`design.v`:
```
module ArithUnit
(input[31:0] inpa,	input[31:0] inpb, input cin, input addsub, input carryop,	output[31:0] outp, output cout, output overflow);
	wire [32:0] temp;
  assign temp = addsub ? inpa+inpb+(carryop ? cin : 0) : inpa-inpb-(carryop? (cin ? 0 : 1) : 0);
  assign cout = temp[32];
  assign outp = temp[31:0];
  assign overflow = (inpa[31]^outp[31])&(inpb[31]^outp[31]);
endmodule
module ALUopdecoder(
 input[3:0] instop,
 output reg[2:0] aluop);
	always @ (*)
		case(instop)
		0 : aluop='b011;
		1 : aluop='b111;
		2 : aluop='b000;
		4 : aluop='b001;
		5 : aluop='b101;
		6 : aluop='b100;
		10 : aluop='b000;
		12 : aluop='b010;
		13 : aluop='b001;
		default : aluop='b000;
		endcase
endmodule 
module LogicUnit
(input[31:0] inpa, input[31:0] inpb, input andor, input xorop, output[31:0] outp);
  assign outp = xorop ? inpa^inpb : andor ? inpa&inpb : inpa|inpb;
endmodule
module ALU32bit
(input[31:0] inpa,	input[31:0] inpb,	input cin, input[2:0] aluop,	output[31:0] result, output negative, output zero, output cout, output overflow);
  wire[31:0] resultl;
  wire[31:0] resulta;
  wire carrya, overflowa;
  wire carryl = cin;
  wire overflowl = 1'b0; 
  wire al = aluop[1];  
  LogicUnit logicop(inpa,	inpb,	aluop[0], aluop[2],	resultl);
  ArithUnit arithop(inpa,	inpb,	cin, aluop[0], aluop[2],	resulta, carrya, overflowa);
  assign result = al ? resultl : resulta;
  assign negative = result[31];
  assign zero = (result=='h00000000) ? 'b1 : 'b0; 
  assign cout = al ? carryl : carrya;
  assign overflow = al ? overflowl : overflowa;
endmodule
module signalcontrol(
	input[11:0] flags,
	input zero,
	output reg [2:0] total,  
	output reg [19:0] s2,
	output reg [19:0] s3,
	output reg [19:0] s4);
 always @ (*) begin
  if((flags[11]&flags[10]&flags[9])||(flags[8]^zero)) begin
   if(flags[7]) begin  
    if(~flags[4]) begin  
    s2=20'b00010110001001000100;
    s3=20'b00000000000000000000;
    s4=20'b00000000000000000000;
    total=2;
    end
   else begin  
    s2=20'b00011001001001000100;
    s3=20'b00010101000000000000;
    s4=20'b00000000000000000000;
    total=3;
   end
  end
  else if(flags[6]) begin  
   s2={10'b0001010101,(flags[5]==1 ? 2'b11 : 2'b10),(flags[3]==1 ? 4'b0100 : 4'b0010), 3'b001, (flags[0]==1 ? 1'b0 : 1'b1)};
   if(~flags[0]) begin  
    s3=20'b10000000000000000000;
    s4=20'b00000000000000000000;
    total=3;
   end
   else begin  
    s3=20'b00100000000000000000;
    s4=20'b00010000000000000000;
    total=4;
   end 
  end
  else  
   case(flags[4:1])
    10 : begin  
    s2={10'b0001010101, (flags[5]==1 ? 2'b10 : 2'b11), 8'b00101000};
    s3=20'b00000000000000000000;
    s4=20'b00000000000000000000;
    total=2;
    end
    13 : begin  
    s2={10'b0001010110, (flags[5]==1 ? 2'b10 : 2'b11), 4'b0100 ,flags[0], 3'b000};
    s3=20'b00010001000000000000;
    s4=20'b00000000000000000000;
    total=3; 
    end
    default : begin  
     s2={10'b0001010101, (flags[5]==1 ? 2'b10 : 2'b11), flags[4:0], 3'b000};
     s3=20'b00010001000000000000;
     s4=20'b00000000000000000000;
     total=3;
    end
   endcase
  end
  else begin  
   s2=20'b00010101000000000000;
   s3=20'b00000000000000000000;
   s4=20'b00000000000000000000;
   total=2;
  end
 end
endmodule 
module oneAdder(
	input clk,  
	input reset,  
	input [2:0] current, 
	output reg[2:0] regout);
	wire last;
	assign last=current==regout;
	always @ (posedge clk)
	if(reset)
		regout<='b000;
	else if(last)
		regout<='b000;
	else
		regout<=regout+'b001;	
endmodule
module signalunit
	(input clk, 
	 input reset,  
	 input[11:0] flags,  
	 input zero,
	 output Mwrite,  
	 output IRwrite, 
	 output Mread,  
	 output regwrite,  
	 output[1:0] regdst,  
	 output[1:0] regsrc,  
	 output[1:0] ALUsrcA,  
	 output[1:0] ALUsrcB,  
	 output[3:0] ALUop,  
	 output NZCVwrite,  
	 output [1:0] immsrc,  
	 output regbdst);  
  wire [19:0] s [7:0];  
  assign s[5] = 20'b0;
  assign s[6] = 20'b0;
  assign s[7] = 20'b0;
  assign s[0] = 20'b01110110000101000000;  
  assign s[1] = 20'b00000000000000100000;  
  wire [2:0] total;  
  wire [2:0] step;  
  oneAdder Step(.clk (clk), .reset (reset), .current (total), .regout (step));  
  signalcontrol bringSignal(  
	.flags (flags),
	.zero (zero),
	.total (total),
	.s2 (s[2]),  
	.s3 (s[3]),  
	.s4 (s[4]));    
  assign Mwrite=s[step][19];  
  assign IRwrite=s[step][18];  
  assign Mread=s[step][17];  
  assign regwrite=s[step][16];  
  assign regdst=s[step][15:14];  
  assign regsrc=s[step][13:12];  
  assign ALUsrcA=s[step][11:10];  
  assign ALUsrcB=s[step][9:8];  
  assign ALUop=s[step][7:4];  
  assign NZCVwrite=s[step][3];  
  assign immsrc=s[step][2:1];  
  assign regbdst=s[step][0];  
endmodule
 module signextmux(
	 input [23:0] in,
	 input [1:0] select,
	 output reg[31:0] extVal);
	integer i;
	always @ (*) begin
	case(select)
	0 : begin
		extVal[7:0]=in[7:0];
		for(i=8;i<32;i=i+1) extVal[i]=in[7];
		end
	1 : begin
		extVal[11:0]=in[11:0];
		for(i=12;i<32;i=i+1) extVal[i]='b0;
		end
	2 : begin
		extVal[1:0]=2'b00;
		extVal[25:2]=in[23:0];
		for(i=26;i<32;i=i+1) extVal[i]=in[23];
		end
	default : extVal='h00000000;
	endcase
	end
endmodule
module register_1bit(
	input regin,
	input clk,
	input write,
	input reset,
	output reg regout);
	always @ (posedge clk)
	if(reset) begin
		regout<=0;
	end
	else if(write) begin
		regout<=regin;
	end
endmodule
module register(
	input[31:0] regin,
	input clk,
	input write,
	input reset,
	output reg[31:0] regout);
	always @ (posedge clk)
	if(reset)
		regout<='h0000;
	else if(write)
		regout<=regin;
endmodule
module decoder_4to16(
	input[3:0] in,
	output reg[15:0] out);
	always @ (*)
	case(in)
	0 : out='h0001;
	1 : out='h0002;
	2 : out='h0004;
	3 : out='h0008;
	4 : out='h0010;
	5 : out='h0020;
	6 : out='h0040;
	7 : out='h0080;
	8 : out='h0100;
	9 : out='h0200;
   10 : out='h0400;
   11 : out='h0800;
   12 : out='h1000;
   13 : out='h2000;
   14 : out='h4000;
   15 : out='h8000;
    endcase
endmodule
module registerfile(
	input[3:0] reg1,
	input[3:0] reg2,
	input[3:0] regdst,
	input[31:0] regsrc,
	input clk,
	input reset,
	input we,  
	output[31:0] out1,
	output[31:0] out2,
	output[31:0] pc);
	wire[15:0] write;  
	wire[31:0] registers [15:0];  
	decoder_4to16 selecter(.in (regdst), .out (write));  
	register register0 (.regin (regsrc), .write (write[0]&we), .clk (clk), .reset (reset), .regout (registers[0]));
	register register1 (.regin (regsrc), .write (write[1]&we), .clk (clk), .reset (reset), .regout (registers[1]));
	register register2 (.regin (regsrc), .write (write[2]&we), .clk (clk), .reset (reset), .regout (registers[2]));
	register register3 (.regin (regsrc), .write (write[3]&we), .clk (clk), .reset (reset), .regout (registers[3]));
	register register4 (.regin (regsrc), .write (write[4]&we), .clk (clk), .reset (reset), .regout (registers[4]));
	register register5 (.regin (regsrc), .write (write[5]&we), .clk (clk), .reset (reset), .regout (registers[5]));
	register register6 (.regin (regsrc), .write (write[6]&we), .clk (clk), .reset (reset), .regout (registers[6]));
	register register7 (.regin (regsrc), .write (write[7]&we), .clk (clk), .reset (reset), .regout (registers[7]));
	register register8 (.regin (regsrc), .write (write[8]&we), .clk (clk), .reset (reset), .regout (registers[8]));
	register register9 (.regin (regsrc), .write (write[9]&we), .clk (clk), .reset (reset), .regout (registers[9]));
	register register10 (.regin (regsrc), .write (write[10]&we), .clk (clk), .reset (reset), .regout (registers[10]));
	register register11 (.regin (regsrc), .write (write[11]&we), .clk (clk), .reset (reset), .regout (registers[11]));
	register register12 (.regin (regsrc), .write (write[12]&we), .clk (clk), .reset (reset), .regout (registers[12]));
	register register13 (.regin (regsrc), .write (write[13]&we), .clk (clk), .reset (reset), .regout (registers[13]));
	register register14 (.regin (regsrc), .write (write[14]&we), .clk (clk), .reset (reset), .regout (registers[14]));
	register register15 (.regin (regsrc), .write (write[15]&we), .clk (clk), .reset (reset), .regout (registers[15]));
	assign out1=registers[reg1];
	assign out2=registers[reg2];
	assign pc=registers[15];
endmodule
module armreduced(
	input clk,
	input reset,
	output[31:0] pc,
	input[31:0] inst,
	input nIRQ,
	output [3:0] be,
	output[31:0] memaddr,
	output memwrite,
	output memread,
	output[31:0] writedata,
	input[31:0] readdata);
  wire IRwrite,regwrite,NZCVwrite;
  wire [1:0] regdst,regsrc,ALUsrcA,immsrc,ALUsrcB;
  wire [2:0] ALUop;
  wire [3:0] instop;
  wire regBdst;
  wire[31:0] imm;
  wire [3:0] ALUflags;
  wire [31:0] ALUresult,readA,readB;
  wire [3:0] RFdst [2:0]; 
  wire [31:0] RFsrc [3:0];
  wire [31:0] ALUnum1 [2:0];
  wire [31:0] ALUnum2 [3:0];
  wire [3:0] regBread [1:0];
  assign be = 4'b1111;
  wire[31:0] A,B,instructions,mdr,ALUout;
  reg n,v;
  wire z,c;
  register MDR(.regin (readdata), .write ('b1), .clk (clk), .reset (reset), .regout (mdr));
  register ALUoutRegister(.regin (ALUresult), .write ('b1), .clk (clk), .reset (reset), .regout (ALUout));
  register A_Register(.regin (readA), .write ('b1), .clk (clk), .reset (reset), .regout (A));
  register B_Register(.regin (readB), .write ('b1), .clk (clk), .reset (reset), .regout (B));
  register InstructionRegister(.regin (inst), .write (IRwrite), .clk (clk), .reset (reset), .regout (instructions));
  register_1bit Z(.regin (ALUflags[2]), .reset (reset), .clk (clk), .write (NZCVwrite), .regout (z));
  register_1bit C(.regin (ALUflags[1]), .reset (reset), .clk (clk), .write (NZCVwrite), .regout (c));
	assign RFdst[0]=instructions[15:12];  
	assign RFdst[1]=4'b1111;  
	assign RFdst[2]=4'b1110;  
	assign RFsrc[0]=mdr; 
	assign RFsrc[1]=ALUout;  
	assign RFsrc[2]=ALUresult;  
	assign RFsrc[3]=B;  
	assign regBread[0]=instructions[3:0];
	assign regBread[1]=instructions[15:12];
	assign ALUnum1[0]=pc;
	assign ALUnum1[1]=A;
	assign ALUnum1[2]='h00000000;
	assign ALUnum2[0]='h00000004;
	assign ALUnum2[1]='h00000008;
	assign ALUnum2[2]=imm;
	assign ALUnum2[3]=B<<instructions[11:7];
	assign writedata=B;
	assign memaddr=ALUout;
	signalunit SignalControl(
		.clk (clk),
		.reset (reset),
		.flags (instructions[31:20]),
		.zero (z),
		.Mwrite (memwrite),
		.IRwrite (IRwrite),
		.Mread (memread),
		.regwrite (regwrite),
		.regdst (regdst),
		.regsrc (regsrc),
		.ALUsrcA (ALUsrcA),
		.ALUsrcB (ALUsrcB),
		.ALUop (instop),
		.NZCVwrite (NZCVwrite),
		.immsrc (immsrc),
		.regbdst (regBdst));  
	registerfile RegisterFile(
		.reg1 (instructions[19:16]),
		.reg2 (regBread[regBdst]),
		.regdst (RFdst[regdst]),
		.regsrc (RFsrc[regsrc]),
		.clk (clk),
		.reset (reset),
		.we (regwrite),
		.out1 (readA),
		.out2 (readB),
		.pc (pc));
	signextmux Immidiate(instructions[23:0],immsrc,imm);
	ALUopdecoder ALUopDecoder(
		.instop (instop),
		.aluop (ALUop));
	ALU32bit ALU(
		.inpa (ALUnum1[ALUsrcA]),
		.inpb (ALUnum2[ALUsrcB]),
		.cin (c),
		.aluop (ALUop),
		.result (ALUresult),
		.negative (ALUflags[3]),
		.zero (ALUflags[2]),
		.cout (ALUflags[1]),
		.overflow (ALUflags[0]));
endmodule
```
`constraint.sdc`:
```
create_clock -name core_clock -period 5.59 [get_ports {clk}]
set_input_delay 1.1180 -clock core_clock [delete_from_list [all_inputs] [get_ports {clk}]]
set_output_delay 1.1180 -clock core_clock [all_outputs]
set_load 0.01 [all_outputs]
```
`run.sh`:
```
#!/bin/bash
# the make line also repeats each setting of config.mk as NAME=value (left out here)
make -C /OpenROAD-flow-scripts/flow DESIGN_CONFIG=/design/flow/config.mk WORK_HOME=/design/flow/orfs CLKGATE_MAP_FILE= finish
```
`config.mk`:
```
export PLATFORM = sky130hd
export DESIGN_NAME = armreduced
export DESIGN_NICKNAME = armreduced
export VERILOG_FILES = /design/flow/design.v
export SDC_FILE = /design/flow/constraint.sdc
export NUM_CORES = 4
export LEC_CHECK = 0
export CAP_MARGIN = 10
export CORE_ASPECT_RATIO = 1.22
export CORE_MARGIN = 2
export CORE_UTILIZATION = 64
export GPL_ROUTABILITY_DRIVEN = 1
export MAX_ROUTING_LAYER = met4
export PLACE_DENSITY = 0.58
export SLEW_MARGIN = 20
export TNS_END_PERCENT = 5
```
==> impl_metrics.ini, run 1 <==
; physical design summary
[detailed_routing]
post-route-drc-count = 0
dr_total_vias = 43947
detail_route.vias_per_cell = 7.252
postRouteWirelength_um = 178000
iteration_0_drc_count_of_the_detailed_router = 8277
first_pass_iters = 17
wl_per_cell_um = 29.37
number_of_nets_still_failing_antenna_checks_after_routing = 0

[synthesis]
post-synth-top-count-cell = nand2_1
synth-edff-count = 0
synth.avg_cell_area_um2 = 7.711
post_synth_and_or_nand_nor_area_fraction = 0.2179
yosysCellCount = 4881
synth_adder_area_share = 0.04634
synthDistinctLibCells = 97
yosys_register_bits = 677
flop_cell = dfxtp_1
topCellsByArea = dfxtp_1 36%, nand2_1 7.9%, a21oi_1 7.0%, a22oi_1 6.9%, nor2_1 5.1%
netlist.top_cell.by_area = dfxtp_1
synthTopLogicFamily = AND-OR/OR-AND gates
synthesis.instances = 4881
yosys_area_mm2 = 0.03764
yosys.area_share.xor_xnor = 0.01090
yosys.stat.seqShare = 0.3601
mapped_cell_area_mm2 = 0.03764
top_cells_by_count = 794 x nand2_1, 677 x dfxtp_1, 530 x a21oi_1, 507 x nor2_1, 345 x a22oi_1
synth.area.mux_share = 0.02404
synth_compound_gate_area_share = 0.2831
yosysTopAreaCellShare = 0.3601
yosys_warnings = 10
async_reset_ff_frac = 0

[power]
clkPwrFrac = 0.183
power_density_mw_per_mm2 = 581.2
power.group.top = combinational cells
powerClk_mw = 5.05
pwr.group.combinational_mw = 16.1
share_seq_of_total_power = 0.235
power.share.combinational = 0.582
internal_power_mw = 14.78
total_power_mw = 27.64
power_switching_mw = 12.85
irDropWorstVdd_uv = 379.9
power_leakage_nw = 17.25
seq-power_mw = 6.50
sw_frac_of_total = 0.4651

[min_path]
whs_path_depth = 2
whs_endpoint = RegisterFile.register11.regout[29]$_SDFFE_PP0P_
worstHoldPathType = reg2reg
worst_hold_startpoint = RegisterFile.register11.regout[29]$_SDFFE_PP0P_

[final_timing]
final.min_clock_period_ns = 5.900
max_slew_margin = 0.1309
period_used_share = 1.055
max_slew.worst_pin.slew_ns = 1.301
worst_slack_ns = -0.3102
setup_failing_eps_final = 169
final_max_slew_viol_count = 0
max_freq_ghz = 0.1695
hold_violations = 0
tns_ns = -22.92
clock-skew-final_ns = 0.04080
rsz0062_at_grt = true

[final_layout]
post-route-util = 0.8146
layout.nets = 5450
relative_area_change_from_synthesis_to_final_layout_pct = 26.33
fillerInstances = 3956

[global_routing]
first_global_vias = 41599
grt_util_all_layers = 0.5727
grt_antenna_before_repair = 10
global_route_wire_length_before_repair_um = 255300
grt_max_degree = 198
grt-ovfl-total = 0

[job]
number_of_maximum_capacitance_constraint_violations = 0
openroad.warnings = 110

[setup_path]
timing.critical_path.depth = 32
worstReg2RegStart = SignalControl.Step.regout[1]$_SDFF_PP0_
endpoint = Z.regout$_SDFFE_PP0P_
cp_slowest_cell = dfxtp_4
critPathMaxFanout = 4
r2r_end = Z.regout$_SDFFE_PP0P_
crit_type = reg2reg
reg2regPathDepth = 32
end_kind = flip-flop
slowest_delay_ns = 0.37
timing.critical_path.mode_cell = buf_4
startpoint_type = flip-flop
crit_required_ns = 6.17
timing.critical_path.from = SignalControl.Step.regout[1]$_SDFF_PP0_
worst-endpoint-arrival_ns = 6.48
timing.critical_path.buf_inv = 9
r2r_setup_slack_ns = -0.31
critical-path-top-delay-family = AND-OR/OR-AND gates

[place]
detailedPlacementHpwl_um = 108800
portBuffers = 163
place_congestion = 1.080
worst_slack_placed_ns = -0.4690

[status]
status = finished with violations
layout.failed_checks = negative setup slack

[die]
num_rows = 98
core_util_floorplan = 0.6449
floorplan.die.height_um = 271.9
chipWidth_um = 223.6
chip_area_mm2 = 0.06077
core_mm2 = 0.05837
design.portCount = 169

[cts]
tritoncts_num_sinks = 677
clockRootBuffer = clkbuf_16
htree_num_levels = 3
clkSlewWorstSetupHoldPaths_ns = 0.06
clock_tree_from_tritoncts = built
cts-buffers-inserted = 69
clockBufferDepth = 3
worst_skew_pair.late_latency_ns = 0.67
## final cells by class
cell class / instances / area, um^2 / share of cell area
diodes: 12 / 30.03 / 0.0006316
clock buffers: 94 / 1923 / 0.04045
clock inverters: 29 / 480.5 / 0.01010
inverters: 121 / 454.2 / 0.009552
multi-input cells: 3678 / 23830 / 0.5013
flip-flops and latches: 677 / 13560 / 0.2853
well taps: 750 / 938.4 / 0.01974
repair buffers: 699 / 6325 / 0.1330
## per-stage QoR
step                      hold WS (ns)  instances  instance area (um^2)
after floorplan                 0.4442       4884                 37780
after global placement          0.4529       5853                 42940
after detailed placement        0.4592       5853                 42940
after CTS                       0.4658       6024                 46690
after global routing            0.4892       6058                 47540
final                           0.4677       6060                 47550
## layer usage
metal,track usage,vias to the layer above,wire [um]
met5,-,-,0
met4,0.4975,0,21560
met3,0.2345,1673,28500
met2,0.8074,4043,71440
met1,0.6207,19945,56470
li1,-,18286,-
## timing repair
action	4_1_cts	5_1_grt
hold buffers	0	0
cloned	5	0
endpoints found under the setup margin	268	357
gates resized	181	147
setup buffers	43	22
hold endpoints to repair	0	0
pin swaps	70	65
==> run 2: changes to the inputs <==
Settings changed: CORE_MARGIN 2 to 3, CORE_UTILIZATION 64 to 45, MAX_ROUTING_LAYER met4 to met5, PLACE_DENSITY 0.58 to 0.52, TNS_END_PERCENT 5 to default.
Clock period 5.59 ns to 10.4 ns, I/O delays scaled along.
==> run 2 against run 1 <==
Against the previous run: now clean on timing, DRC and antenna; final area is 10% lower; routed wire length grew 5.6%; maximum frequency is 30% lower; sequential power down 47%; final cell count shrank 1.6%; die area grew 43%; flip-flop count stayed put.
==> impl_metrics.ini, run 2 <==
; physical design summary
[final_timing]
max_slew_margin = 0.1372
rsz0062_at_grt = false
holdWs_ns = 0.4690
hold_violations = 0
final.min_clock_period_ns = 8.431
clock-skew-final_ns = 0.03235
period_used_share = 0.8106
max_freq_ghz = 0.1186
max_slew.worst_pin.slew_ns = 1.284
worst_slack_ns = 1.969
final_max_slew_viol_count = 0
setup_failing_eps_final = 0
tns_ns = 0

[die]
floorplan.die.height_um = 325.4
chipWidth_um = 267.8
num_rows = 116
core_mm2 = 0.08244
core_util_floorplan = 0.4565
design.portCount = 169
chip_area_mm2 = 0.08716

[power]
total_power_mw = 12.63
irDropWorstVdd_uv = 186.6
power_switching_mw = 6.036
pwr.group.combinational_mw = 6.44
powerClk_mw = 2.75
power_leakage_nw = 14.83
sw_frac_of_total = 0.4779
seq-power_mw = 3.44
share_seq_of_total_power = 0.273
power.group.top = combinational cells
internal_power_mw = 6.594
power_density_mw_per_mm2 = 295.6
clkPwrFrac = 0.218
power.share.combinational = 0.510

[synthesis]
synth.area.mux_share = 0.02404
synth.avg_cell_area_um2 = 7.711
yosys_register_bits = 677
synthTopLogicFamily = AND-OR/OR-AND gates
synth_adder_area_share = 0.04634
flop_cell = dfxtp_1
post-synth-top-count-cell = nand2_1
yosys.stat.seqShare = 0.3601
yosysTopAreaCellShare = 0.3601
synthDistinctLibCells = 97
yosys_area_mm2 = 0.03764
yosys.area_share.xor_xnor = 0.01090
synthesis.instances = 4881
yosys_warnings = 10
netlist.top_cell.by_area = dfxtp_1
synth_compound_gate_area_share = 0.2831
post_synth_and_or_nand_nor_area_fraction = 0.2179
top_cells_by_count = 794 x nand2_1, 677 x dfxtp_1, 530 x a21oi_1, 507 x nor2_1, 345 x a22oi_1
synth-edff-count = 0
topCellsByArea = dfxtp_1 36%, nand2_1 7.9%, a21oi_1 7.0%, a22oi_1 6.9%, nor2_1 5.1%
async_reset_ff_frac = 0
mapped_cell_area_mm2 = 0.03764
yosysCellCount = 4881

[job]
openroad.warnings = 101
number_of_maximum_capacitance_constraint_violations = 0

[cts]
cts-hold-fix-buffers = 0
clock_tree_from_tritoncts = built
clockRootBuffer = clkbuf_16
tritoncts_num_sinks = 677
worst_skew_pair.late_latency_ns = 0.65
post_cts_buffers = 0
clkSlewWorstSetupHoldPaths_ns = 0.06
cts-buffers-inserted = 75
number_of_gates_given_a_new_drive_strength_after_cts = 0
clockBufferDepth = 3
htree_num_levels = 3

[setup_path]
crit_type = reg2reg
r2r_end = RegisterFile.register12.regout[24]$_SDFFE_PP0P_
slowest_delay_ns = 0.72
startpoint_type = flip-flop
timing.critical_path.from = SignalControl.Step.regout[1]$_SDFF_PP0_
timing.critical_path.buf_inv = 3
end_kind = flip-flop
crit_required_ns = 10.90
endpoint = RegisterFile.register12.regout[24]$_SDFFE_PP0P_
worstReg2RegStart = SignalControl.Step.regout[1]$_SDFF_PP0_
timing.critical_path.depth = 25
critPathMaxFanout = 18
critical-path-top-delay-family = AND-OR/OR-AND gates
worst-endpoint-arrival_ns = 8.93
reg2regPathDepth = 25
r2r_setup_slack_ns = 1.97
cp_slowest_cell = a21oi_1

[global_routing]
grt_max_degree = 201
grt_antenna_before_repair = 6
grt-ovfl-total = 0
global_route_wire_length_before_repair_um = 263300
grt.met3_usage = 0.1055
grt_util_all_layers = 0.4147
gr-max-usage-layer = met2
grtUsageMet1 = 0.5092
first_global_vias = 36507
grt_util_met2 = 0.6321

[status]
status = timing/DRC/antenna clean

[final_layout]
stdcell_count = 5962
layout.nets = 5043
relative_area_change_from_synthesis_to_final_layout_pct = 13.50
fillerInstances = 8132
post-route-util = 0.5182
layout.cell_area.non_filler_mm2 = 0.04272

[min_path]
whs_path_depth = 2
whs_endpoint = RegisterFile.register7.regout[3]$_SDFFE_PP0P_
worstHoldPathType = reg2reg
worst_hold_startpoint = RegisterFile.register7.regout[3]$_SDFFE_PP0P_

[detailed_routing]
number_of_nets_still_failing_antenna_checks_after_routing = 0
post-route-drc-count = 0
dr_total_vias = 39490
detail_route.vias_per_cell = 6.624
wl_per_cell_um = 31.51
postRouteWirelength_um = 187900
iteration_0_drc_count_of_the_detailed_router = 5387
first_pass_iters = 9

[place]
worst_slack_placed_ns = 2.178
portBuffers = 163
detailedPlacementHpwl_um = 112400
detailed_place.area_mm2 = 0.04021
place_congestion = 0.9828
place_inst = 5824
run 2: routing by layer:
layer  vias up  wire length, um  share of wire
li1      17457                -              -
met3       805            21170           0.11
met1     18655            70160           0.37
met4         2            16160          0.086
met2      2571            80350           0.43
met5         -               18       0.000096
run 2: area by class of cell:
class / instances / area (um^2) / share of cell area
multi-input cells: 3678 / 22310 / 0.5222
flip-flops and latches: 677 / 13550 / 0.3173
repair buffers: 286 / 2572 / 0.06022
clock buffers: 110 / 2222 / 0.05202
well taps: 1062 / 1329 / 0.03111
inverters: 121 / 454.2 / 0.01063
clock inverters: 22 / 262.8 / 0.006151
diodes: 6 / 15.01 / 0.0003515
==> run 3: changes to the inputs <==
Settings changed: ABC_AREA from default to 1, CORE_ASPECT_RATIO 1.22 to 0.98, CORE_MARGIN 3 to 2, CORE_UTILIZATION 45 to 72, CTS_CLUSTER_DIAMETER from default to 28, CTS_CLUSTER_SIZE from default to 75, PLACE_DENSITY 0.52 to default, PLACE_DENSITY_LB_ADDON from default to 0.01, SETUP_SLACK_MARGIN from default to 3.04.
==> run 3 against run 2 <==
Against the previous run: the run now fails in global routing (5_1_grt); die area is 32% lower; synthesized cell count is 30% higher; synthesized area is 8.9% higher.
==> impl_metrics.ini, run 3 <==
; implementation run metrics
[global_routing]
grt-ovfl-total = 585
grt_util_all_layers = 0.8953

[synthesis]
netlist.top_cell.by_area = dfxtp_1
post_synth_and_or_nand_nor_area_fraction = 0.1728
yosysCellCount = 6325
synth.avg_cell_area_um2 = 6.480
mapped_cell_area_mm2 = 0.04098
async_reset_ff_frac = 0
synth_adder_area_share = 0.04256
yosysTopAreaCellShare = 0.3307
flop_cell = dfxtp_1
top_cells_by_count = 1401 x inv_1, 769 x nand2_1, 677 x dfxtp_1, 657 x o21ai_0, 595 x a21oi_1
yosys_warnings = 10
yosys_register_bits = 677
yosys_area_mm2 = 0.04098
synth.area.mux_share = 0.006594
synthesis.instances = 6325
synthTopLogicFamily = AND-OR/OR-AND gates
yosys.stat.seqShare = 0.3307
synth_compound_gate_area_share = 0.2719
yosys.area_share.xor_xnor = 0.002992
post-synth-top-count-cell = inv_1
synthDistinctLibCells = 56
synth-edff-count = 0
topCellsByArea = dfxtp_1 33%, inv_1 13%, o21ai_0 8.0%, a21oi_1 7.3%, nand2_1 7.0%

[die]
chipWidth_um = 245.0
chip_area_mm2 = 0.05885
core_mm2 = 0.05628
num_rows = 86
floorplan.die.height_um = 240.2
design.portCount = 169
core_util_floorplan = 0.7283

[place]
place_congestion = 1.076
worst_slack_placed_ns = 2.954
detailedPlacementHpwl_um = 113100
detailed_place.area_mm2 = 0.04244
portBuffers = 163

[cts]
cts-hold-fix-buffers = 0
tritoncts_num_sinks = 677
number_of_gates_given_a_new_drive_strength_after_cts = 10
htree_num_levels = 3
post_cts_buffers = 0
cts-buffers-inserted = 121
clockBufferDepth = 3
clockRootBuffer = clkbuf_16

[status]
firstError = [ERROR GRT-0116] Global routing finished with congestion. Check the congestion regions in the DRC Viewer.
stop_stage = global routing (5_1_grt)
status = stopped before the end
[run 3: metrics by stage]
stage,util,cells
floorplan,-,6328
global placement,0.7542,6922
detailed placement,0.7542,6922
CTS,0.8302,7149
[run 3: per-layer routing]
layer  track usage  overflow
met1        0.8892        85
met2        0.9894       254
met3        0.8152        83
met4        0.8865       150
met5        0.6908        13
==> run 4: changes to the inputs <==
Settings changed: ABC_AREA 1 to default, CAP_MARGIN 10 to 20, CORE_ASPECT_RATIO 0.98 to default, CORE_UTILIZATION 72 to 61, CTS_CLUSTER_DIAMETER 28 to 300, CTS_CLUSTER_SIZE 75 to default, GPL_ROUTABILITY_DRIVEN 1 to default, MAX_ROUTING_LAYER met5 to default, PLACE_DENSITY_LB_ADDON 0.01 to default, SETUP_SLACK_MARGIN 3.04 to default, TNS_END_PERCENT from default to 5.
Clock period 10.4 ns to 5.46 ns, I/O delays scaled along.
==> run 4 against run 3 <==
Against the previous run: the layout now fails its checks (negative setup slack); die area increased by 8.3%; synthesized area decreased by 8.2%; synthesized cell count decreased by 23%.
==> impl_metrics.ini, run 4 <==
; physical design summary
[status]
status = finished with violations
layout.failed_checks = negative setup slack

[synthesis]
yosys_area_mm2 = 0.03764
synth_adder_area_share = 0.04634
synthTopLogicFamily = AND-OR/OR-AND gates
synthDistinctLibCells = 97
synth.avg_cell_area_um2 = 7.711
post_synth_and_or_nand_nor_area_fraction = 0.2179
yosys.stat.seqShare = 0.3601
yosysCellCount = 4881
synth_compound_gate_area_share = 0.2831
mapped_cell_area_mm2 = 0.03764
yosys.area_share.xor_xnor = 0.01090
netlist.top_cell.by_area = dfxtp_1
yosys_register_bits = 677
yosys_warnings = 10
topCellsByArea = dfxtp_1 36%, nand2_1 7.9%, a21oi_1 7.0%, a22oi_1 6.9%, nor2_1 5.1%
synthesis.instances = 4881
top_cells_by_count = 794 x nand2_1, 677 x dfxtp_1, 530 x a21oi_1, 507 x nor2_1, 345 x a22oi_1
flop_cell = dfxtp_1
synth.area.mux_share = 0.02404
post-synth-top-count-cell = nand2_1
async_reset_ff_frac = 0
yosysTopAreaCellShare = 0.3601
synth-edff-count = 0

[setup_path]
critical-path-top-delay-family = AND-OR/OR-AND gates
timing.critical_path.buf_inv = 7
crit_type = reg2reg
crit_required_ns = 6.01
endpoint = Z.regout$_SDFFE_PP0P_
startpoint_type = flip-flop
critPathMaxFanout = 4
worstReg2RegStart = SignalControl.Step.regout[1]$_SDFF_PP0_
cp_slowest_cell = dfxtp_4
reg2regPathDepth = 28
r2r_end = Z.regout$_SDFFE_PP0P_
timing.critical_path.from = SignalControl.Step.regout[1]$_SDFF_PP0_
slowest_delay_ns = 0.39
worst-endpoint-arrival_ns = 6.39
timing.critical_path.depth = 28
r2r_setup_slack_ns = -0.38
end_kind = flip-flop

[final_timing]
clock-skew-final_ns = 0.04340
max_slew_margin = 0.1402
max_freq_ghz = 0.1712
setup_failing_eps_final = 168
final.min_clock_period_ns = 5.842
max_slew.worst_pin.slew_ns = 1.287
final_max_slew_viol_count = 0
rsz0062_at_grt = true
worst_slack_ns = -0.3816
hold_violations = 0
period_used_share = 1.070

[die]
floorplan.die.height_um = 252.4
design.portCount = 169
core_mm2 = 0.06137
core_util_floorplan = 0.6133
chip_area_mm2 = 0.06370
num_rows = 91
chipWidth_um = 252.4

[cts]
clockRootBuffer = clkbuf_16
clock_tree_from_tritoncts = built
tritoncts_num_sinks = 677
cts-buffers-inserted = 72
htree_num_levels = 3
worst_skew_pair.late_latency_ns = 0.66
clockBufferDepth = 3
clkSlewWorstSetupHoldPaths_ns = 0.06

[power]
internal_power_mw = 15.33
seq-power_mw = 6.57
power_switching_mw = 13.07
share_seq_of_total_power = 0.231
powerClk_mw = 5.25
irDropWorstVdd_uv = 410.7
power.share.combinational = 0.584
clkPwrFrac = 0.185
power_density_mw_per_mm2 = 594.8
total_power_mw = 28.40
sw_frac_of_total = 0.4603
power.group.top = combinational cells
power_leakage_nw = 17.31
pwr.group.combinational_mw = 16.6

[min_path]
worstHoldPathType = reg2reg
whs_endpoint = RegisterFile.register1.regout[14]$_SDFFE_PP0P_
whs_path_depth = 2
worst_hold_startpoint = RegisterFile.register1.regout[14]$_SDFFE_PP0P_

[detailed_routing]
iteration_0_drc_count_of_the_detailed_router = 7128
number_of_nets_still_failing_antenna_checks_after_routing = 0
met2_wirelength_um = 69350
detail_route.vias_per_cell = 7.050
met1_length_um = 59190
highest_layer = met5
first_pass_iters = 13
post-route-drc-count = 0
wl_per_cell_um = 28.50
met3WireLength_um = 26920
dr_total_vias = 43054
postRouteWirelength_um = 174100

[global_routing]
grt_antenna_before_repair = 6
grt-ovfl-total = 0
global_route_wire_length_before_repair_um = 245700
grt_max_degree = 231
first_global_vias = 39513
grt_util_all_layers = 0.5121

[place]
portBuffers = 163
place_congestion = 1.064
place_inst = 5928
detailedPlacementHpwl_um = 109600

[final_layout]
layout.nets = 5464
relative_area_change_from_synthesis_to_final_layout_pct = 26.87
stdcell_count = 6107

[job]
number_of_maximum_capacitance_constraint_violations = 0
openroad.warnings = 107
## run 4: routing by layer
layer | global-route usage | up-vias
met3 | 0.2027 | 1293
met2 | 0.7356 | 3618
li1 | - | 18317
met5 | 0.006950 | -
met4 | 0.4014 | 6
met1 | 0.6076 | 19820
## run 4: repair_timing
item | in CTS | in global routing
pin swaps | 48 | 102
setup buffers | 18 | 28
setup endpoints to repair | 330 | 352
resized | 96 | 208
hold buffers | 0 | 0
gates cloned | 1 | 3
## run 4: per-stage QoR
stage	setup slack, ns	util	setup TNS, ns	instance area (um^2)	hold WS, ns
global placement	-0.4446	0.7083	-49.43	43470	0.4519
floorplan	-0.02058	-	-0.2040	38000	0.4442
global route	-0.4183	0.7779	-49.70	47740	0.4827
detailed placement	-0.5191	0.7083	-66.68	43470	0.4587
CTS	-0.1418	0.7587	-3.318	46560	0.4670
finish	-0.3816	0.7781	-26.74	47750	0.4679
## run 4: final cells by class
type | instances | area (um^2)
tap | 790 | 988.4
multi-input combinational | 3678 | 23750
clock buffer | 101 | 2051
antenna | 4 | 10.01
inverter | 121 | 461.7
fill | 4400 | 13620
sequential | 677 | 13570
clock inverter | 26 | 455.4
timing repair buffer | 710 | 6469
==> run 5: changes to the inputs <==
Settings changed: CORE_UTILIZATION 61 to 68, CTS_CLUSTER_DIAMETER 300 to default, CTS_CLUSTER_SIZE from default to 25, TNS_END_PERCENT 5 to default.
Clock period 5.46 ns to 8.28 ns, I/O delays scaled along.
==> run 5 against run 4 <==
Against the previous run: largest power group unchanged; now clean on timing, DRC and antenna; clock skew down 0.0028 ns; critical path type unchanged; synthesized area unchanged; sequential share of layout area up 3.8 points; via count down 2.9%; routed wire length down 3.2%; hold slack better by 0.0024 ns; final cell count down 8.5%; worst setup slack better by 0.78 ns; clock-buffer cell count down 1; combinational power down 51%; maximum frequency down 26%.
==> impl_metrics.ini, run 5 <==
; physical design summary
[min_path]
worstHoldPathType = reg2reg
worst_hold_startpoint = RegisterFile.register7.regout[29]$_SDFFE_PP0P_
whs_endpoint = RegisterFile.register7.regout[29]$_SDFFE_PP0P_
whs_path_depth = 2

[synthesis]
yosysTopAreaCellShare = 0.3601
topCellsByArea = dfxtp_1 36%, nand2_1 7.9%, a21oi_1 7.0%, a22oi_1 6.9%, nor2_1 5.1%
synth_compound_gate_area_share = 0.2831
synth.avg_cell_area_um2 = 7.711
netlist.top_cell.by_area = dfxtp_1
top_cells_by_count = 794 x nand2_1, 677 x dfxtp_1, 530 x a21oi_1, 507 x nor2_1, 345 x a22oi_1
synthDistinctLibCells = 97
post_synth_and_or_nand_nor_area_fraction = 0.2179
flop_cell = dfxtp_1
yosys_register_bits = 677
synthTopLogicFamily = AND-OR/OR-AND gates
async_reset_ff_frac = 0
yosys.area_share.xor_xnor = 0.01090
synth_adder_area_share = 0.04634
yosys_warnings = 10
yosys.stat.seqShare = 0.3601
yosys_area_mm2 = 0.03764
yosysCellCount = 4881
mapped_cell_area_mm2 = 0.03764
synth-edff-count = 0
post-synth-top-count-cell = nand2_1
synth.area.mux_share = 0.02404
synthesis.instances = 4881

[status]
status = timing/DRC/antenna clean

[die]
num_rows = 86
design.portCount = 169
chip_area_mm2 = 0.05725
core_util_floorplan = 0.6858
chipWidth_um = 239.3
floorplan.die.height_um = 239.3
core_mm2 = 0.05488

[detailed_routing]
postRouteWirelength_um = 168500
post-route-drc-count = 0
dr_total_vias = 41810
first_pass_iters = 14
detail_route.vias_per_cell = 7.485
iteration_0_drc_count_of_the_detailed_router = 8624
number_of_nets_still_failing_antenna_checks_after_routing = 0
wl_per_cell_um = 30.16

[cts]
clockBufferDepth = 3
cts-hold-fix-buffers = 0
htree_num_levels = 3
tritoncts_num_sinks = 677
number_of_gates_given_a_new_drive_strength_after_cts = 0
clock_tree_from_tritoncts = built
clkSlewWorstSetupHoldPaths_ns = 0.06
post_cts_buffers = 0
worst_skew_pair.late_latency_ns = 0.66
clockRootBuffer = clkbuf_16
cts-buffers-inserted = 69

[power]
pwr.group.combinational_mw = 8.08
sw_frac_of_total = 0.4814
power.share.combinational = 0.511
power_leakage_nw = 14.72
seq-power_mw = 4.38
share_seq_of_total_power = 0.277
power.group.top = combinational cells
powerClk_mw = 3.35
power_switching_mw = 7.605
internal_power_mw = 8.192
irDropWorstVdd_uv = 288.8
clkPwrFrac = 0.212
power_density_mw_per_mm2 = 375.4

[global_routing]
global_route_wire_length_before_repair_um = 240400
grt-ovfl-total = 0
grt_util_all_layers = 0.5653
grt_max_degree = 188
grt_antenna_before_repair = 15
first_global_vias = 38046

[setup_path]
crit_required_ns = 8.76
cp_cell_sequence = inv_1 > ha_1 > or3_1 > o211ai_2 > buf_4 > or3_1 > nor2_1 > a32oi_1 > inv_1 > fa_1 > fa_1 > nor3b_1 > o21ai_1 > o221ai_1 > o211a_1 > a31oi_2 > a31oi_1 > xnor2_1 > a211oi_1 > a21oi_1 > a21oi_1 > or2_1 > o21ai_0
r2r_setup_slack_ns = 0.39
startpoint_type = flip-flop
endpoint = RegisterFile.register14.regout[24]$_SDFFE_PP0P_
worstReg2RegStart = SignalControl.Step.regout[1]$_SDFF_PP0_
crit_type = reg2reg
timing.critical_path.depth = 23
critPathMaxFanout = 16
timing.critical_path.from = SignalControl.Step.regout[1]$_SDFF_PP0_
reg2regPathDepth = 23
r2r_end = RegisterFile.register14.regout[24]$_SDFFE_PP0P_
end_kind = flip-flop
critical-path-top-delay-family = AND-OR/OR-AND gates
timing.critical_path.buf_inv = 3
cp_slowest_cell = or2_1
worst-endpoint-arrival_ns = 8.37
slowest_delay_ns = 0.62

[place]
place_congestion = 1.092
detailedPlacementHpwl_um = 100100
worst_slack_placed_ns = 0.7868
place_inst = 5454
portBuffers = 163

[final_timing]
final_max_slew_viol_count = 0
period_used_share = 0.9524
holdWs_ns = 0.4703
clock-skew-final_ns = 0.04062
worst_slack_ns = 0.3937
final.min_clock_period_ns = 7.886
max_slew_margin = 0.1174
max_slew.worst_pin.slew_ns = 1.314
setup_failing_eps_final = 0
tns_ns = 0
hold_violations = 0
rsz0062_at_grt = false
max_freq_ghz = 0.1268

[job]
number_of_maximum_capacitance_constraint_violations = 0
openroad.warnings = 101

[final_layout]
combGateArea_mm2 = 0.02231
relative_area_change_from_synthesis_to_final_layout_pct = 11.81
fillerInstances = 4069
final-seq-area_mm2 = 0.01355
stdcell_count = 5586
layout.nets = 5028
[run 5: cell type report]
class | count | share of cell area
tap | 704 | 0.02093
sequential | 677 | 0.3221
timing repair buffer | 277 | 0.05982
clock inverter | 21 | 0.01005
multi-input combinational | 3678 | 0.5301
clock buffer | 100 | 0.04573
inverter | 121 | 0.01079
antenna | 8 | 0.0004757
[run 5: through the flow]
stage	total power [mW]	area [um^2]	util
CTS	15.13	42000	0.7654
finish	15.80	42080	0.7669
detailed placement	11.85	39660	0.7226
global route	16.08	42070	0.7666
floorplan	8.984	37650	-
global placement	11.75	39660	0.7226
[run 5: metal layers]
layer,up-vias,wire length (um),GRT usage
met5,-,443,0.005195
met4,19,19420,0.4568
met3,1557,30030,0.2760
met2,4005,63880,0.7765
met1,18785,54700,0.6629
li1,17444,-,-
==> run 6: changes to the inputs <==
Settings changed: CAP_MARGIN 20 to 40, CORE_ASPECT_RATIO from default to 0.72, CORE_MARGIN 2 to 3, CORE_UTILIZATION 68 to 61, CTS_CLUSTER_DIAMETER from default to 299, CTS_CLUSTER_SIZE 25 to default, GPL_ROUTABILITY_DRIVEN from default to 1, MAX_ROUTING_LAYER from default to met5, TNS_END_PERCENT from default to 75.
Clock period 8.28 ns to 5.01 ns, I/O delays scaled along.
==> run 6 against run 5 <==
Against the previous run: core utilization is 4.9 points higher; sequential share of layout area down 4.7 points; synthesized cell count is the same; register-to-register slack worse by 1.2 ns; synthesized area unchanged; clock skew rose by 0.0058 ns; combinational power rose by 140%; flip-flop count unchanged; the layout now fails its checks (negative setup slack); first-iteration DRC count increased by 15%.
==> impl_metrics.ini, run 6 <==
; physical design summary
[status]
status = finished with violations
layout.failed_checks = negative setup slack

[cts]
cts-hold-fix-buffers = 0
clock_tree_from_tritoncts = built
clockBufferDepth = 3
htree_num_levels = 2
clkSlewWorstSetupHoldPaths_ns = 0.07
cts-buffers-inserted = 61
clockRootBuffer = clkbuf_16
worst_skew_pair.late_latency_ns = 0.70
tritoncts_num_sinks = 677

[die]
chipWidth_um = 298.7
design.portCount = 169
core_mm2 = 0.06038
floorplan.die.height_um = 216.8
num_rows = 76
chip_area_mm2 = 0.06476
core_util_floorplan = 0.6233

[final_layout]
final-seq-area_mm2 = 0.01356
layout.cell_area.non_filler_mm2 = 0.04926
layout.nets = 5607
fillerInstances = 3850
stdcell_count = 6283
relative_area_change_from_synthesis_to_final_layout_pct = 30.88
combGateArea_mm2 = 0.02403

[setup_path]
critical-path-top-delay-family = AND-OR/OR-AND gates
worstReg2RegStart = SignalControl.Step.regout[1]$_SDFF_PP0_
slowest_delay_ns = 0.45
endpoint = RegisterFile.register11.regout[27]$_SDFFE_PP0P_
critPathMaxFanout = 8
crit_type = reg2reg
timing.critical_path.depth = 31
reg2regPathDepth = 31
startpoint_type = flip-flop
r2r_end = RegisterFile.register11.regout[27]$_SDFFE_PP0P_
worst-endpoint-arrival_ns = 6.47
end_kind = flip-flop
cp_slowest_cell = or3_4
timing.critical_path.buf_inv = 8
r2r_setup_slack_ns = -0.84
timing.critical_path.from = SignalControl.Step.regout[1]$_SDFF_PP0_
crit_required_ns = 5.63
timing.critical_path.mode_cell = buf_6

[place]
portBuffers = 163
worst_slack_placed_ns = -0.8868
place_congestion = 1.043
place_inst = 6088
detailedPlacementHpwl_um = 117300
detailed_place.area_mm2 = 0.04478

[final_timing]
max_freq_ghz = 0.1710
max_slew_margin = 0.3087
worst_slack_ns = -0.8389
final_max_slew_viol_count = 0
rsz0062_at_grt = true
tns_ns = -194.23
hold_violations = 0
setup_failing_eps_final = 477
clock-skew-final_ns = 0.04643
final.min_clock_period_ns = 5.849
max_slew.worst_pin.slew_ns = 1.029
period_used_share = 1.167

[synthesis]
synth_adder_area_share = 0.04634
mapped_cell_area_mm2 = 0.03764
yosys.area_share.xor_xnor = 0.01090
netlist.top_cell.by_area = dfxtp_1
synth.area.mux_share = 0.02404
flop_cell = dfxtp_1
yosysTopAreaCellShare = 0.3601
yosysCellCount = 4881
synth.avg_cell_area_um2 = 7.711
synthTopLogicFamily = AND-OR/OR-AND gates
synthDistinctLibCells = 97
yosys_area_mm2 = 0.03764
synth-edff-count = 0
topCellsByArea = dfxtp_1 36%, nand2_1 7.9%, a21oi_1 7.0%, a22oi_1 6.9%, nor2_1 5.1%
yosys.stat.seqShare = 0.3601
post-synth-top-count-cell = nand2_1
post_synth_and_or_nand_nor_area_fraction = 0.2179
async_reset_ff_frac = 0
synthesis.instances = 4881
synth_compound_gate_area_share = 0.2831
top_cells_by_count = 794 x nand2_1, 677 x dfxtp_1, 530 x a21oi_1, 507 x nor2_1, 345 x a22oi_1
yosys_warnings = 10
yosys_register_bits = 677

[power]
seq-power_mw = 7.18
share_seq_of_total_power = 0.223
internal_power_mw = 17.27
clkPwrFrac = 0.167
power.share.combinational = 0.610
total_power_mw = 32.14
power.group.top = combinational cells
sw_frac_of_total = 0.4626
power_leakage_nw = 18.14
powerClk_mw = 5.36
irDropWorstVdd_uv = 618.6
pwr.group.combinational_mw = 19.6
power_switching_mw = 14.87
power_density_mw_per_mm2 = 652.5

[detailed_routing]
iteration_0_drc_count_of_the_detailed_router = 9915
postRouteWirelength_um = 187000
post-route-drc-count = 0
detail_route.vias_per_cell = 7.239
dr_total_vias = 45480
wl_per_cell_um = 29.76
number_of_nets_still_failing_antenna_checks_after_routing = 0
first_pass_iters = 17

[min_path]
whs_endpoint = RegisterFile.register3.regout[12]$_SDFFE_PP0P_
worst_hold_startpoint = RegisterFile.register3.regout[12]$_SDFFE_PP0P_
worstHoldPathType = reg2reg
whs_path_depth = 2

[global_routing]
grt_antenna_before_repair = 10
grt_util_all_layers = 0.5413
grt_max_degree = 140
global_route_wire_length_before_repair_um = 266200
first_global_vias = 42302
grt-ovfl-total = 0

[job]
openroad.warnings = 107
number_of_maximum_capacitance_constraint_violations = 0
## run 6: layout make-up
class | count | area share
multi-input cells | 3678 | 0.4879
diodes | 12 | 0.0006096
repair buffers | 864 | 0.1600
well taps | 819 | 0.02080
clock inverters | 29 | 0.009601
clock buffers | 83 | 0.03635
flip-flops and latches | 677 | 0.2753
inverters | 121 | 0.009373
## run 6: per-layer routing
metal | up-vias | GRT usage | wire length, um
met2 | 4580 | 0.7165 | 69300
li1 | 18606 | - | -
met1 | 20739 | 0.6762 | 63980
met3 | 1539 | 0.2935 | 35800
met5 | - | 0.02158 | 345
met4 | 16 | 0.3416 | 17550
## run 6: repair_timing
action,CTS,global route
gates cloned,7,1
pin swaps,89,87
endpoints found under the hold margin,0,0
endpoints found under the setup margin,462,491
buffers inserted,37,25
resized,152,162
## run 6: per-stage QoR
stage                     hold slack (ns)  utilization
final                              0.4710       0.8158
after global routing               0.4876       0.8157
after CTS                          0.4707       0.7978
after detailed placement           0.4609       0.7415
after global placement             0.4525       0.7407
after floorplan                    0.4442            -
==> run 7: changes to the inputs <==
Settings changed: ABC_AREA from default to 1, CAP_MARGIN 40 to 20, CELL_PAD_IN_SITES_DETAIL_PLACEMENT from default to 2, CELL_PAD_IN_SITES_GLOBAL_PLACEMENT from default to 2, CORE_ASPECT_RATIO 0.72 to default, CORE_MARGIN 3 to 6, CORE_UTILIZATION 61 to 51, CTS_CLUSTER_DIAMETER 299 to default, GPL_ROUTABILITY_DRIVEN 1 to 0, MIN_ROUTING_LAYER from default to met1, PLACE_DENSITY_LB_ADDON from default to 0.15, SLEW_MARGIN 20 to 25, TNS_END_PERCENT 75 to default.
Clock period 5.01 ns to 12.8 ns, I/O delays scaled along.
==> run 7 against run 6 <==
Against the previous run: the run now fails in global placement without I/O (3_1_place_gp_skip_io); synthesized cell count increased by 30%; synthesized area increased by 8.9%; die area increased by 35%.
==> impl_metrics.ini, run 7 <==
; implementation run metrics
[die]
num_rows = 103
chip_area_mm2 = 0.08731
floorplan.die.height_um = 295.5
chipWidth_um = 295.5
core_util_floorplan = 0.5171
core_mm2 = 0.07926

[synthesis]
netlist.top_cell.by_area = dfxtp_1
topCellsByArea = dfxtp_1 33%, inv_1 13%, o21ai_0 8.0%, a21oi_1 7.3%, nand2_1 7.0%
synth-edff-count = 0
async_reset_ff_frac = 0
top_cells_by_count = 1401 x inv_1, 769 x nand2_1, 677 x dfxtp_1, 657 x o21ai_0, 595 x a21oi_1
synth_adder_area_share = 0.04256
yosys.area_share.xor_xnor = 0.002992
yosysTopAreaCellShare = 0.3307
synthesis.instances = 6325
post_synth_and_or_nand_nor_area_fraction = 0.1728
yosys_area_mm2 = 0.04098
synth.avg_cell_area_um2 = 6.480
mapped_cell_area_mm2 = 0.04098
synthTopLogicFamily = AND-OR/OR-AND gates
synth_compound_gate_area_share = 0.2719
yosysCellCount = 6325
yosys.stat.seqShare = 0.3307
yosys_register_bits = 677
post-synth-top-count-cell = inv_1
flop_cell = dfxtp_1
yosys_warnings = 10
synth.area.mux_share = 0.006594
synthDistinctLibCells = 56

[status]
firstError = [ERROR FLW-0024] Place density exceeds 1.0 (current PLACE_DENSITY_LB_ADDON =  0.15). Please check if the value of  PLACE_DENSITY_LB_ADDON is between 0 and 0.99.
status = stopped before the end
stop_stage = global placement without I/O (3_1_place_gp_skip_io)
==> run 8: changes to the inputs <==
Settings changed: ABC_AREA 1 to default, CELL_PAD_IN_SITES_DETAIL_PLACEMENT 2 to default, CELL_PAD_IN_SITES_GLOBAL_PLACEMENT 2 to default, CORE_MARGIN 6 to 2, CORE_UTILIZATION 51 to 61, GPL_ROUTABILITY_DRIVEN 0 to default, MAX_ROUTING_LAYER met5 to default, MIN_ROUTING_LAYER met1 to default, PLACE_DENSITY_LB_ADDON 0.15 to default, SLEW_MARGIN 25 to 20.
Clock period 12.8 ns to 6.77 ns, I/O delays scaled along.
==> run 8 against run 7 <==
Against the previous run: now clean on timing, DRC and antenna; synthesized area shrank 8.2%; die area shrank 27%; synthesized cell count shrank 23%.
==> impl_metrics.ini, run 8 <==
; physical design summary
[power]
seq-power_mw = 5.33
power_switching_mw = 9.385
pwr.group.combinational_mw = 10.4
sw_frac_of_total = 0.4712
powerClk_mw = 4.20
internal_power_mw = 10.53
clkPwrFrac = 0.211
power.share.combinational = 0.522
power_leakage_nw = 15.34
power.group.top = combinational cells
irDropWorstVdd_uv = 438.1
share_seq_of_total_power = 0.268
power_density_mw_per_mm2 = 460.8

[synthesis]
async_reset_ff_frac = 0
synth_adder_area_share = 0.04634
synthesis.instances = 4881
yosys.area_share.xor_xnor = 0.01090
synth-edff-count = 0
topCellsByArea = dfxtp_1 36%, nand2_1 7.9%, a21oi_1 7.0%, a22oi_1 6.9%, nor2_1 5.1%
yosysTopAreaCellShare = 0.3601
mapped_cell_area_mm2 = 0.03764
synth.area.mux_share = 0.02404
yosysCellCount = 4881
yosys_area_mm2 = 0.03764
yosys.stat.seqShare = 0.3601
post-synth-top-count-cell = nand2_1
yosys_register_bits = 677
synth_compound_gate_area_share = 0.2831
top_cells_by_count = 794 x nand2_1, 677 x dfxtp_1, 530 x a21oi_1, 507 x nor2_1, 345 x a22oi_1
netlist.top_cell.by_area = dfxtp_1
flop_cell = dfxtp_1
yosys_warnings = 10
synth.avg_cell_area_um2 = 7.711
post_synth_and_or_nand_nor_area_fraction = 0.2179
synthTopLogicFamily = AND-OR/OR-AND gates
synthDistinctLibCells = 97

[final_timing]
tns_ns = 0
final_max_slew_viol_count = 0
period_used_share = 0.9683
setup_failing_eps_final = 0
max_slew_margin = 0.1341
max_slew.worst_pin.slew_ns = 1.295
rsz0062_at_grt = false
final.min_clock_period_ns = 6.555
max_freq_ghz = 0.1526
clock-skew-final_ns = 0.05223
hold_violations = 0

[die]
core_util_floorplan = 0.6133
floorplan.die.height_um = 252.4
chipWidth_um = 252.4
num_rows = 91
design.portCount = 169
chip_area_mm2 = 0.06370
core_mm2 = 0.06137

[setup_path]
critPathMaxFanout = 16
r2r_setup_slack_ns = 0.21
crit_type = reg2reg
worst-endpoint-arrival_ns = 7.03
cp_cell_sequence = inv_1 > ha_1 > or3_1 > o211ai_2 > nor3_1 > buf_4 > ha_1 > buf_4 > buf_4 > a22o_1 > ha_1 > ha_1 > a2111oi_2 > nand2_1 > o211ai_1 > nand2_1 > a21oi_1 > xnor2_1 > a221oi_1 > a211oi_1 > a21oi_2 > a211oi_1
timing.critical_path.mode_cell = ha_1
cp_slowest_cell = a21oi_2
r2r_end = RegisterFile.register8.regout[21]$_SDFFE_PP0P_
end_kind = flip-flop
worstReg2RegStart = SignalControl.Step.regout[1]$_SDFF_PP0_
timing.critical_path.from = SignalControl.Step.regout[1]$_SDFF_PP0_
startpoint_type = flip-flop
reg2regPathDepth = 22
slowest_delay_ns = 0.78
critical-path-top-delay-family = AND-OR/OR-AND gates
timing.critical_path.depth = 22
endpoint = RegisterFile.register8.regout[21]$_SDFFE_PP0P_
crit_required_ns = 7.24
timing.critical_path.buf_inv = 4

[final_layout]
relative_area_change_from_synthesis_to_final_layout_pct = 14.85
fillerInstances = 5139
post-route-util = 0.7044
layout.nets = 5127

[global_routing]
grt_antenna_before_repair = 12
global_route_wire_length_before_repair_um = 244100
grt-ovfl-total = 0
first_global_vias = 37673
grt_max_degree = 140
grt_util_all_layers = 0.5137

[detailed_routing]
iteration_0_drc_count_of_the_detailed_router = 7221
postRouteWirelength_um = 169500
number_of_nets_still_failing_antenna_checks_after_routing = 0
detail_route.vias_per_cell = 7.120
first_pass_iters = 11
wl_per_cell_um = 29.40
post-route-drc-count = 0
dr_total_vias = 41047

[job]
openroad.warnings = 101
number_of_maximum_capacitance_constraint_violations = 0

[cts]
cts-buffers-inserted = 72
tritoncts_num_sinks = 677
clock_tree_from_tritoncts = built
htree_num_levels = 3
worst_skew_pair.late_latency_ns = 0.67
clockBufferDepth = 3
clockRootBuffer = clkbuf_16
clkSlewWorstSetupHoldPaths_ns = 0.06

[min_path]
worstHoldPathType = reg2reg
whs_endpoint = RegisterFile.register8.regout[25]$_SDFFE_PP0P_
whs_path_depth = 2
worst_hold_startpoint = RegisterFile.register8.regout[25]$_SDFFE_PP0P_

[place]
portBuffers = 163
place_congestion = 1.007
detailedPlacementHpwl_um = 107500

[status]
status = timing/DRC/antenna clean
==> run 8: layout make-up <==
| type | instances | area [um^2] | area share |
|---|---|---|---|
| inverter | 121 | 454.2 | 0.01051 |
| tap | 790 | 988.4 | 0.02287 |
| sequential | 677 | 13550 | 0.3136 |
| clock buffer | 96 | 2042 | 0.04724 |
| multi-input combinational | 3678 | 22330 | 0.5165 |
| antenna | 1 | 2.502 | 0.00005789 |
| clock inverter | 29 | 457.9 | 0.01059 |
| timing repair buffer | 373 | 3400 | 0.07864 |
==> run 8: timing repair <==
item	4_1_cts	5_1_grt
gates resized	0	7
setup buffers	0	0
setup endpoints to repair	0	25
hold buffers	0	0
==> run 8: metrics by stage <==
stage,total power [mW],instances,setup WS (ns),area [um^2],hold slack [ns]
floorplan,10.99,4884,0.6100,37650,0.4442
global placement,15.07,5638,0.2774,40650,0.4538
detailed placement,15.15,5639,0.1792,40680,0.4599
CTS,19.30,5764,0.1358,43180,0.4675
global route,20.44,5764,0.02499,43230,0.4848
finish,19.92,5765,0.2148,43230,0.4675
==> run 8: routing by layer <==
| metal | up-vias | global-route usage | routed length, um | share of wire |
|---|---|---|---|---|
| met3 | 1166 | 0.2051 | 25880 | 0.15 |
| met1 | 18820 | 0.6166 | 58990 | 0.35 |
| li1 | 17635 | - | - | - |
| met2 | 3410 | 0.7301 | 67520 | 0.40 |
| met4 | 16 | 0.4002 | 16980 | 0.10 |
| met5 | - | 0 | 103 | 0.00061 |
==> run 9: changes to the inputs <==
Settings changed: CORE_UTILIZATION 61 to 40.
Clock period 6.77 ns to 12.0 ns, I/O delays scaled along.
==> run 9 against run 8 <==
Against the previous run: global-route usage shrank 16 points; critical path depth increased by 2; die area grew 52%; critical path type unchanged; register-to-register slack improved by 3.0 ns; final cell count is 6.4% higher; sequential power fell by 44%; flip-flop count is the same; sequential share of layout area increased by 0.14 points; largest power group unchanged; final area fell by 0.45%; still clean; total power fell by 44%.
==> impl_metrics.ini, run 9 <==
; physical design summary
[detailed_routing]
wl_per_cell_um = 29.19
first_pass_iters = 6
dr_total_vias = 39517
post-route-drc-count = 0
iteration_0_drc_count_of_the_detailed_router = 5690
postRouteWirelength_um = 179100
number_of_nets_still_failing_antenna_checks_after_routing = 0
detail_route.vias_per_cell = 6.441

[die]
chip_area_mm2 = 0.09656
design.portCount = 169
num_rows = 112
core_util_floorplan = 0.4033
chipWidth_um = 310.7
floorplan.die.height_um = 310.7
core_mm2 = 0.09333

[cts]
post_cts_buffers = 0
clockRootBuffer = clkbuf_16
worst_skew_pair.late_latency_ns = 0.68
clockBufferDepth = 3
clkSlewWorstSetupHoldPaths_ns = 0.06
tritoncts_num_sinks = 677
clock_tree_from_tritoncts = built
htree_num_levels = 3
cts-buffers-inserted = 77
cts-hold-fix-buffers = 0
number_of_gates_given_a_new_drive_strength_after_cts = 0

[synthesis]
yosys.area_share.xor_xnor = 0.01090
topCellsByArea = dfxtp_1 36%, nand2_1 7.9%, a21oi_1 7.0%, a22oi_1 6.9%, nor2_1 5.1%
synth.avg_cell_area_um2 = 7.711
synthDistinctLibCells = 97
synth-edff-count = 0
yosysTopAreaCellShare = 0.3601
flop_cell = dfxtp_1
yosys_warnings = 10
top_cells_by_count = 794 x nand2_1, 677 x dfxtp_1, 530 x a21oi_1, 507 x nor2_1, 345 x a22oi_1
post-synth-top-count-cell = nand2_1
mapped_cell_area_mm2 = 0.03764
yosysCellCount = 4881
yosys_area_mm2 = 0.03764
yosys_register_bits = 677
synth_adder_area_share = 0.04634
synth.area.mux_share = 0.02404
post_synth_and_or_nand_nor_area_fraction = 0.2179
synthesis.instances = 4881
synth_compound_gate_area_share = 0.2831
netlist.top_cell.by_area = dfxtp_1
async_reset_ff_frac = 0
synthTopLogicFamily = AND-OR/OR-AND gates
yosys.stat.seqShare = 0.3601

[setup_path]
cp_slowest_cell = or2_1
crit_type = reg2reg
r2r_setup_slack_ns = 3.20
end_kind = flip-flop
worst-endpoint-arrival_ns = 9.33
cp_cell_sequence = ha_1 > nor2b_1 > o211ai_2 > nor2_1 > nand2_1 > ha_1 > buf_4 > nor2b_2 > buf_4 > a22o_1 > ha_1 > ha_1 > o211ai_1 > o21ai_1 > o221ai_1 > o211a_1 > a31oi_2 > a31oi_1 > xnor2_1 > a211oi_1 > a21oi_1 > a21oi_1 > or2_1 > o21ai_0
endpoint = RegisterFile.register13.regout[24]$_SDFFE_PP0P_
timing.critical_path.depth = 24
crit_required_ns = 12.52
timing.critical_path.mode_cell = ha_1
critPathMaxFanout = 35
slowest_delay_ns = 0.69
r2r_end = RegisterFile.register13.regout[24]$_SDFFE_PP0P_
worstReg2RegStart = SignalControl.Step.regout[1]$_SDFF_PP0_
timing.critical_path.from = SignalControl.Step.regout[1]$_SDFF_PP0_
reg2regPathDepth = 24
critical-path-top-delay-family = AND-OR/OR-AND gates
startpoint_type = flip-flop
timing.critical_path.buf_inv = 2

[place]
place_inst = 5999
place_congestion = 1.003
portBuffers = 163
worst_slack_placed_ns = 3.581
detailedPlacementHpwl_um = 107900

[final_layout]
fillerInstances = 9450
relative_area_change_from_synthesis_to_final_layout_pct = 14.33
stdcell_count = 6135
layout.nets = 5028
post-route-util = 0.4611

[power]
pwr.group.combinational_mw = 5.57
power_density_mw_per_mm2 = 257.5
total_power_mw = 11.08
power_leakage_nw = 14.86
clkPwrFrac = 0.227
power_switching_mw = 5.288
internal_power_mw = 5.793
powerClk_mw = 2.51
irDropWorstVdd_uv = 160.0
power.share.combinational = 0.502
power.group.top = combinational cells
sw_frac_of_total = 0.4772
seq-power_mw = 3.00
share_seq_of_total_power = 0.271

[final_timing]
final_max_slew_viol_count = 0
period_used_share = 0.7336
tns_ns = 0
max_slew_margin = 0.1407
clock-skew-final_ns = 0.03618
setup_failing_eps_final = 0
max_freq_ghz = 0.1136
hold_violations = 0
final.min_clock_period_ns = 8.803
worst_slack_ns = 3.197
max_slew.worst_pin.slew_ns = 1.279
rsz0062_at_grt = false

[job]
number_of_maximum_capacitance_constraint_violations = 0
openroad.warnings = 99

[min_path]
whs_path_depth = 2
worst_hold_startpoint = RegisterFile.register0.regout[29]$_SDFFE_PP0P_
whs_endpoint = RegisterFile.register0.regout[29]$_SDFFE_PP0P_
worstHoldPathType = reg2reg

[global_routing]
grt-ovfl-total = 0
global_route_wire_length_before_repair_um = 256100
grt_max_degree = 210
grt_antenna_before_repair = 10
grt_util_all_layers = 0.3553
first_global_vias = 36470

[status]
status = timing/DRC/antenna clean
run 9: routing by layer:
| metal | GRT usage | wire length (um) |
|---|---|---|
| met1 | 0.4500 | 68520 |
| met4 | 0.2198 | 14210 |
| met2 | 0.5332 | 74420 |
| met5 | 0.001976 | 63 |
| met3 | 0.09991 | 21870 |
run 9: area by class of cell:
cell class,count,area (um^2),share of cell area
flip-flops and latches,677,13550,0.3150
diodes,2,5.005,0.0001163
repair buffers,269,2457,0.05711
clock inverters,25,374.1,0.008694
inverters,121,454.2,0.01055
well taps,1254,1569,0.03646
clock buffers,109,2298,0.05341
multi-input cells,3678,22320,0.5187
run 9: per-stage QoR:
step	area [um^2]	hold WS, ns
floorplan	37650	0.4442
global placement	40330	0.4561
detailed placement	40330	0.4625
CTS	43010	0.4704
global route	43030	0.4880
finish	43030	0.4688
Power figures rest on the tool's default switching activity, not on a simulated workload.
